==> job 6509 <==
==> flow/design.v (excerpt) <==
module awstm(
        pps,
        tevt,
        evt,
        rst_n,
        clk
    );
==> flow/config.mk <==
export PLATFORM = sky130hd
export DESIGN_NAME = awstm
export DESIGN_NICKNAME = awstm
export VERILOG_FILES = /design/flow/design.v
export SDC_FILE = /design/flow/constraint.sdc
export NUM_CORES = 4
export LEC_CHECK = 0
export ABC_AREA = 1
export CAP_MARGIN = 20
export CORE_ASPECT_RATIO = 0.5
export CORE_MARGIN = 2
export CORE_UTILIZATION = 71
export CTS_CLUSTER_DIAMETER = 370
export CTS_CLUSTER_SIZE = 98
export PLACE_DENSITY_LB_ADDON = 0.29
export SETUP_SLACK_MARGIN = 0.11
export SLEW_MARGIN = 20
export TNS_END_PERCENT = 20
==> flow/constraint.sdc <==
create_clock -name core_clock -period 6.0 [get_ports {clk}]
set_input_delay 1.2000 -clock core_clock [delete_from_list [all_inputs] [get_ports {clk}]]
set_output_delay 1.2000 -clock core_clock [all_outputs]
set_load 0.01 [all_outputs]
run.sh (not shown) runs the stock make flow with config.mk's settings and CLKGATE_MAP_FILE=.
==> job 599: changes against job 6509 <==
==> flow/config.mk (replaced) <==
export PLATFORM = sky130hd
export DESIGN_NAME = awstm
export DESIGN_NICKNAME = awstm
export VERILOG_FILES = /design/flow/design.v
export SDC_FILE = /design/flow/constraint.sdc
export NUM_CORES = 4
export LEC_CHECK = 0
export CAP_MARGIN = 20
export CORE_MARGIN = 2
export CORE_UTILIZATION = 40
export PLACE_DENSITY = 0.6
export SETUP_SLACK_MARGIN = -0.24
export SLEW_MARGIN = 20
==> flow/constraint.sdc (replaced) <==
create_clock -name core_clock -period 4.27 [get_ports {clk}]
set_input_delay 0.8540 -clock core_clock [delete_from_list [all_inputs] [get_ports {clk}]]
set_output_delay 0.8540 -clock core_clock [all_outputs]
set_load 0.01 [all_outputs]
==> job 1703: changes against job 6509 <==
==> flow/config.mk (replaced) <==
export PLATFORM = sky130hd
export DESIGN_NAME = awstm
export DESIGN_NICKNAME = awstm
export VERILOG_FILES = /design/flow/design.v
export SDC_FILE = /design/flow/constraint.sdc
export NUM_CORES = 4
export LEC_CHECK = 0
export ABC_AREA = 1
export CAP_MARGIN = 20
export CORE_MARGIN = 2
export CORE_UTILIZATION = 72
export CTS_CLUSTER_DIAMETER = 30
export CTS_CLUSTER_SIZE = 16
export PLACE_DENSITY = 0.73
export SETUP_SLACK_MARGIN = 0.77
export SLEW_MARGIN = 20
==> flow/constraint.sdc (replaced) <==
create_clock -name core_clock -period 2.86 [get_ports {clk}]
set_input_delay 0.5720 -clock core_clock [delete_from_list [all_inputs] [get_ports {clk}]]
set_output_delay 0.5720 -clock core_clock [all_outputs]
set_load 0.01 [all_outputs]
==> notes <==
Power: job 599 is larger than job 6509 (72%). Job 1703 never finished: it broke off in global routing. Job 6509 finished with timing, DRC and antenna clean. Job 599 produced a clean layout. In job 6509 the clock power is smaller than in job 599, by about 32%. Against job 599, the worst setup slack of job 6509 is better by 1.6 ns. In job 599 the sequential share of layout area is higher than in job 6509, by 2.2 points.
==> figures <==
	job 1703	job 6509	job 599
Power density over cell area	-	367 mW/mm^2	687 mW/mm^2
Worst setup slack for register-to-register paths	-	2.26 ns	0.54 ns
XOR Share, Synth	0.0579	0.0579	0.117
Clkbuf count	-	17	19
Status	stopped before the end	no timing/DRC/antenna violations	no timing/DRC/antenna violations
Stage where the flow stopped	global routing	-	-
Worst min-delay path category	-	flip-flop to flip-flop	input port to async pin
Total power	-	6.20 mW	10.7 mW
Startpoint-to-endpoint class of the critical path	-	input port to flip-flop	input port to flip-flop
Area delta synth->final	-	9.30%	13.0%
Antenna-violating nets left	-	0	0


==> run G: inputs <==
==> flow/design.v <==
`timescale 1ns / 1ps
module awstm(
        pps,
        tevt,
        evt,
        rst_n,
        clk
    );
    input pps;
    input [31:0] tevt;
    output [31:0] evt;
    input rst_n;
    input clk;
    reg r_pps, r_awspps;
    reg [26:0] r_tcyc;       
    reg [26:0] r_td;         
    reg [30:0] r_awstm;      
    reg [30:0] r_tmev_next;  
    reg [31:0] r_set_tmev;  
    reg [10:0] r_tcor;       
    reg [10:0] r_tcor_max;   
    reg r_pps_lock;          
    wire evt_pps;            
    parameter [26:0] p_cyc_per_sec  = 27'd9_999;   
    parameter [26:0] p_pps_to       = 27'd14_999;  
    parameter [30:0] p_awstm_max    = 31'd99_999;   
    assign evt = r_set_tmev;
    assign evt_pps = pps & ~r_pps;
    wire [26:0] td_abs;
    wire [25:0] tmp1_td_abs;
    wire [25:0] tmp2_td_abs;
    wire [10:0] tmp_tcor_max;
    assign td_abs = (r_td[26] ? (~r_td + 17'd1): r_td);
    genvar i;
    assign tmp1_td_abs[25] = td_abs[25];  
    generate 
        for(i = 24; i >= 0; i=i-1) begin :g_tmp1_td_abs
            assign tmp1_td_abs[i] = td_abs[i+1] | td_abs[i];  
        end 
    endgenerate
    assign tmp2_td_abs[25] = tmp1_td_abs[25];
    generate
        for(i = 24; i >= 0; i=i-1) begin: g_tmp2_td_abs
            assign tmp2_td_abs[i] = tmp1_td_abs[i+1] ^ tmp1_td_abs[i];
        end
    endgenerate
    assign tmp_tcor_max[2:0] = 3'b000;
    generate 
        for(i = 0; i < 7; i=i+1) begin: g_tmp_tcor_max
            assign tmp_tcor_max[i+3] = tmp2_td_abs[25-i]; 
        end
    endgenerate
    assign tmp_tcor_max[10] = (tmp1_td_abs[20] & !tmp2_td_abs[20] ? 1'b0 : 1'b1); 
    always @(posedge clk or negedge rst_n) begin
        if(rst_n == 1'b0) begin
            r_pps <= 1'b0;
            r_awspps <= 1'b0;
            r_pps_lock <= 1'b0;
            r_tcyc <= 27'd0;
            r_td <= 27'd0;
            r_tcor <= 11'd0;
            r_tcor_max <= 11'd1024;
            r_awstm <= 31'd0;
            r_tmev_next <= 31'd0;
            r_set_tmev <= 32'd0;
        end else begin
            r_pps <= pps;
            r_tcyc <= r_tcyc + 1;
            r_tcor_max <= tmp_tcor_max;
            if(r_tcor >= r_tcor_max) begin
                r_tcor <= 10'd0;
            end else begin
                r_tcor <= r_tcor + 1;
            end
            if(r_tcyc == p_cyc_per_sec) begin
                r_awspps <= 1'b1;
            end else begin
                r_awspps <= 1'b0;
            end
            if(evt_pps) begin
                r_pps_lock <= 1'b1;
                r_tcyc <= 27'd0;
                r_td <= r_td + p_cyc_per_sec + ~r_tcyc + 27'd1;
            end else begin
                if(r_tcyc == p_pps_to) begin  
                    r_pps_lock <= 1'b0;
                    r_tcyc <= (p_pps_to - p_cyc_per_sec);     
                end                
            end
            if(r_awstm >= p_awstm_max) begin
                r_awstm <= 31'd0;
            end else begin
                if(r_tcor == r_tcor_max) begin
                    if(r_td[26]) begin  
                        r_awstm <= r_awstm;
                        r_td <= r_td + 27'd1;
                    end else begin  
                        r_awstm <= r_awstm + 31'd2;
                        r_td <= r_td - 27'd1;
                    end
                end else begin
                    r_awstm <= r_awstm + 31'd1;
                end
            end
            if(r_tmev_next == r_awstm || (r_tmev_next + 31'd1) == r_awstm) begin
                r_set_tmev <= {r_pps_lock, r_awstm};
                r_tmev_next <= r_tmev_next + tevt;
            end
            if(r_tmev_next > p_awstm_max) begin
                r_tmev_next <= r_tmev_next + ~p_awstm_max + 31'd1;
            end             
        end
    end
endmodule
==> flow/run.sh <==
#!/bin/bash
# the make line also repeats each setting of config.mk as NAME=value (left out here)
make -C /OpenROAD-flow-scripts/flow DESIGN_CONFIG=/design/flow/config.mk WORK_HOME=/design/flow/orfs CLKGATE_MAP_FILE= finish
==> flow/config.mk <==
export PLATFORM = sky130hd
export DESIGN_NAME = awstm
export DESIGN_NICKNAME = awstm
export VERILOG_FILES = /design/flow/design.v
export SDC_FILE = /design/flow/constraint.sdc
export NUM_CORES = 4
export LEC_CHECK = 0
export ABC_AREA = 1
export CAP_MARGIN = 0
export CORE_ASPECT_RATIO = 0.69
export CORE_MARGIN = 2
export CORE_UTILIZATION = 72
export CTS_CLUSTER_SIZE = 11
export PLACE_DENSITY = 0.37
export SLEW_MARGIN = 20
export TNS_END_PERCENT = 5
==> flow/constraint.sdc <==
create_clock -name core_clock -period 2.62 [get_ports {clk}]
set_input_delay 0.5240 -clock core_clock [delete_from_list [all_inputs] [get_ports {clk}]]
set_output_delay 0.5240 -clock core_clock [all_outputs]
set_load 0.01 [all_outputs]
==> run C (differences from run G) <==
==> flow/config.mk (replaced) <==
export PLATFORM = sky130hd
export DESIGN_NAME = awstm
export DESIGN_NICKNAME = awstm
export VERILOG_FILES = /design/flow/design.v
export SDC_FILE = /design/flow/constraint.sdc
export NUM_CORES = 4
export LEC_CHECK = 0
export ABC_AREA = 1
export CAP_MARGIN = 5
export CELL_PAD_IN_SITES_GLOBAL_PLACEMENT = 2
export CORE_MARGIN = 2
export CORE_UTILIZATION = 63
export GPL_TIMING_DRIVEN = 0
export HOLD_SLACK_MARGIN = 0.2
export MIN_ROUTING_LAYER = met2
export PLACE_DENSITY = 0.6
export SLEW_MARGIN = 20
export TNS_END_PERCENT = 35
==> flow/constraint.sdc (replaced) <==
create_clock -name core_clock -period 6.0 [get_ports {clk}]
set_input_delay 1.2000 -clock core_clock [delete_from_list [all_inputs] [get_ports {clk}]]
set_output_delay 1.2000 -clock core_clock [all_outputs]
set_load 0.01 [all_outputs]
==> flow_summary.ini <==
; synthesis and place-and-route metrics
[outcome]
status = finished with violations
violatedChecks = setup timing

[setup_path]
criticalPathCategory = in2reg
cp_common_cell = nand2_1
cp_top_family = buffers and inverters
crit_chain = clkdlybuf4s50_1 -> ha_1 -> inv_1 -> fa_1 -> inv_1 -> nand2_1 -> o21ai_2 -> a21boi_1 -> o21ai_1 -> buf_4 -> nand2_1 -> nand2_1 -> or2_2 -> nand3_1 -> o21ai_0 -> nand2_1 -> inv_1

[hold_path]
hp-class = reg2reg
hp-start = r_tcor[0]
holdPathEnd = r_tcor[0]

[power]
p_clk_frac = 0.164
seq_power_mw = 3.45
powerDensity_mw_per_mm2 = 897
total_power_mw = 16.5

[final_timing]
finalSetupViolCount = 4
setup_slack_ps = -41.3

[route]
drt-total-wl_mm = 54.1
route.met2.wl_mm = 21.5

[finish]
n_fill_cell = 1167
layout.nonclk_buf_frac = 0.104
nNonClkInverters = 315

[floorplan]
core_mm2 = 0.0210
[end of results for run G]
==> flow_summary.ini <==
; physical design summary
[outcome]
status = did not finish
error = [ERROR GPL-0301] Utilization 129.359 % exceeds 100%.
lastStage = global placement without I/O (3_1_place_gp_skip_io)

[logic_synthesis]
simple_gate_area_frac = 0.341
compound_area_frac = 0.130
synth.avg_cell_area_um2 = 6.50
topCombFamilyByArea = simple AND/OR/NAND/NOR gates
synth_warnings = 1
syn_inst = 2376
ys_types = 45
ys_cells = 2376
ys.flops = 169

[floorplan]
core_mm2 = 0.0242
die_area_mm2 = 0.0258
[end of results for run C]


==> inputs of raven <==
// awstm: RTL as listed in full above, without the edits since
make LEC_CHECK=0 ABC_AREA=1 CAP_MARGIN=5 CELL_PAD_IN_SITES_DETAIL_PLACEMENT=1 CELL_PAD_IN_SITES_GLOBAL_PLACEMENT=2 CORE_ASPECT_RATIO=1.84 CORE_MARGIN=2 CORE_UTILIZATION=63 CTS_CLUSTER_SIZE=36 GPL_ROUTABILITY_DRIVEN=0 GPL_TIMING_DRIVEN=0 HOLD_SLACK_MARGIN=0.2 MIN_ROUTING_LAYER=met2 PLACE_DENSITY=0.6 SETUP_SLACK_MARGIN=0.39 SLEW_MARGIN=5 TNS_END_PERCENT=35 finish   # period 3.99 ns
==> ember (differences from raven) <==
CAP_MARGIN = 20   (was 5)
CELL_PAD_IN_SITES_DETAIL_PLACEMENT = unset   (was 1)
CELL_PAD_IN_SITES_GLOBAL_PLACEMENT = unset   (was 2)
CORE_ASPECT_RATIO = unset   (was 1.84)
CORE_UTILIZATION = 70   (was 63)
CTS_CLUSTER_DIAMETER = 362   (was unset)
CTS_CLUSTER_SIZE = 16   (was 36)
GPL_ROUTABILITY_DRIVEN = unset   (was 0)
GPL_TIMING_DRIVEN = unset   (was 0)
HOLD_SLACK_MARGIN = -0.1   (was 0.2)
MIN_ROUTING_LAYER = unset   (was met2)
PLACE_DENSITY = unset   (was 0.6)
SETUP_SLACK_MARGIN = unset   (was 0.39)
SLEW_MARGIN = 20   (was 5)
TNS_END_PERCENT = unset   (was 35)
==> flow/constraint.sdc (replaced) <==
create_clock -name core_clock -period 2.37 [get_ports {clk}]
set_input_delay 0.4740 -clock core_clock [delete_from_list [all_inputs] [get_ports {clk}]]
set_output_delay 0.4740 -clock core_clock [all_outputs]
set_load 0.01 [all_outputs]
==> nickel (differences from raven) <==
CAP_MARGIN = 20   (was 5)
CELL_PAD_IN_SITES_DETAIL_PLACEMENT = unset   (was 1)
CELL_PAD_IN_SITES_GLOBAL_PLACEMENT = unset   (was 2)
CORE_ASPECT_RATIO = unset   (was 1.84)
CORE_UTILIZATION = 70   (was 63)
CTS_CLUSTER_DIAMETER = 229   (was unset)
CTS_CLUSTER_SIZE = unset   (was 36)
GPL_ROUTABILITY_DRIVEN = unset   (was 0)
GPL_TIMING_DRIVEN = unset   (was 0)
HOLD_SLACK_MARGIN = -0.1   (was 0.2)
MIN_ROUTING_LAYER = unset   (was met2)
PLACE_DENSITY = unset   (was 0.6)
SETUP_SLACK_MARGIN = unset   (was 0.39)
SLEW_MARGIN = 20   (was 5)
TNS_END_PERCENT = unset   (was 35)
==> flow/constraint.sdc (replaced) <==
create_clock -name core_clock -period 2.75 [get_ports {clk}]
set_input_delay 0.5500 -clock core_clock [delete_from_list [all_inputs] [get_ports {clk}]]
set_output_delay 0.5500 -clock core_clock [all_outputs]
set_load 0.01 [all_outputs]
==> lagoon (differences from raven) <==
ABC_AREA = unset   (was 1)
CAP_MARGIN = 20   (was 5)
CELL_PAD_IN_SITES_DETAIL_PLACEMENT = unset   (was 1)
CELL_PAD_IN_SITES_GLOBAL_PLACEMENT = unset   (was 2)
CORE_ASPECT_RATIO = unset   (was 1.84)
CORE_UTILIZATION = 70   (was 63)
CTS_CLUSTER_SIZE = unset   (was 36)
GPL_ROUTABILITY_DRIVEN = unset   (was 0)
GPL_TIMING_DRIVEN = unset   (was 0)
HOLD_SLACK_MARGIN = -0.1   (was 0.2)
MIN_ROUTING_LAYER = unset   (was met2)
PLACE_DENSITY = unset   (was 0.6)
SETUP_SLACK_MARGIN = unset   (was 0.39)
SLEW_MARGIN = 20   (was 5)
TNS_END_PERCENT = unset   (was 35)
==> flow/constraint.sdc (replaced) <==
create_clock -name core_clock -period 3.2 [get_ports {clk}]
set_input_delay 0.6400 -clock core_clock [delete_from_list [all_inputs] [get_ports {clk}]]
set_output_delay 0.6400 -clock core_clock [all_outputs]
set_load 0.01 [all_outputs]
==> summary of the runs <==
Clock power: lagoon is lower than nickel (about 14%).
Final cell count: lagoon is lower than nickel (27%).
In nickel the fmax is higher than in lagoon, by 25%.
In nickel the sequential power is higher than in lagoon, by about 1%.
Power: lagoon is larger than nickel (14%).
lagoon finished with negative setup slack left. raven never finished: it broke off in global placement without I/O (3_1_place_gp_skip_io). ember did not get past global routing (5_1_grt), error GRT-0116. nickel went through all stages and came out clean.
Between lagoon and nickel, the lower hold slack is in nickel (gap 67 ps).
Flip-flop count is the same in nickel and lagoon.
Between lagoon and nickel, the lower wire length is in lagoon (gap 13%, measured against nickel).
Of lagoon and nickel, lagoon has the higher sequential share of layout area (gap 1.3 points).
==> figures <==
quantity                                                                             lagoon        nickel                                                raven                     ember
Worst hold slack across all endpoints                                              155.5 ps      88.54 ps                                                    -                         -
Clock-pin slew on the worst setup and hold paths                                      80 ps         80 ps                                                    -                         -
Power after layout                                                                16,130 uW     14,140 uW                                                    -                         -
RR Startpoint                                                                r_tmev_next[9]     r_tcyc[1]                                                    -                         -
Placeable core region                                                          0.01933 mm^2  0.02176 mm^2                                         0.02409 mm^2              0.02176 mm^2
Outcome                                                            finished with violations  no timing/DRC/antenna violations                                       did not finish            did not finish
Stage where the flow stopped                                                              -             -  global placement without I/O (3_1_place_gp_skip_io)  global routing (5_1_grt)
Violated checks                                                        negative setup slack             -                                                    -                         -
Number of logic gates                                                                 1,282         1,846                                                    -                         -
Warning total across the stage logs                                                      34            30                                                    -                         -
TritonCTS clock tree                                                                    yes           yes                                                    -                         -
Max-slew violation count                                                                  0             0                                                    -                         -
Cell Int Power                                                                      8568 uW       7210 uW                                                    -                         -
Fraction of post-synthesis cell area in the top cell type by area                    30.63%        27.23%                                               27.23%                    27.23%
Vias after detailed routing                                                          13,459        17,079                                                    -                         -
Die extent in x                                                                    144.0 um      152.5 um                                             119.4 um                  152.5 um
Post-CTS Setup Repair Bufs                                                                1             0                                                    -                        20
Wire length per cell                                                               20.11 um      16.85 um                                                    -                         -
Switch share                                                                         46.89%        49.01%                                                    -                         -
Combinational gate power                                                          10,900 uW       8530 uW                                                    -                         -
Power is estimated from default activity; no workload was simulated.
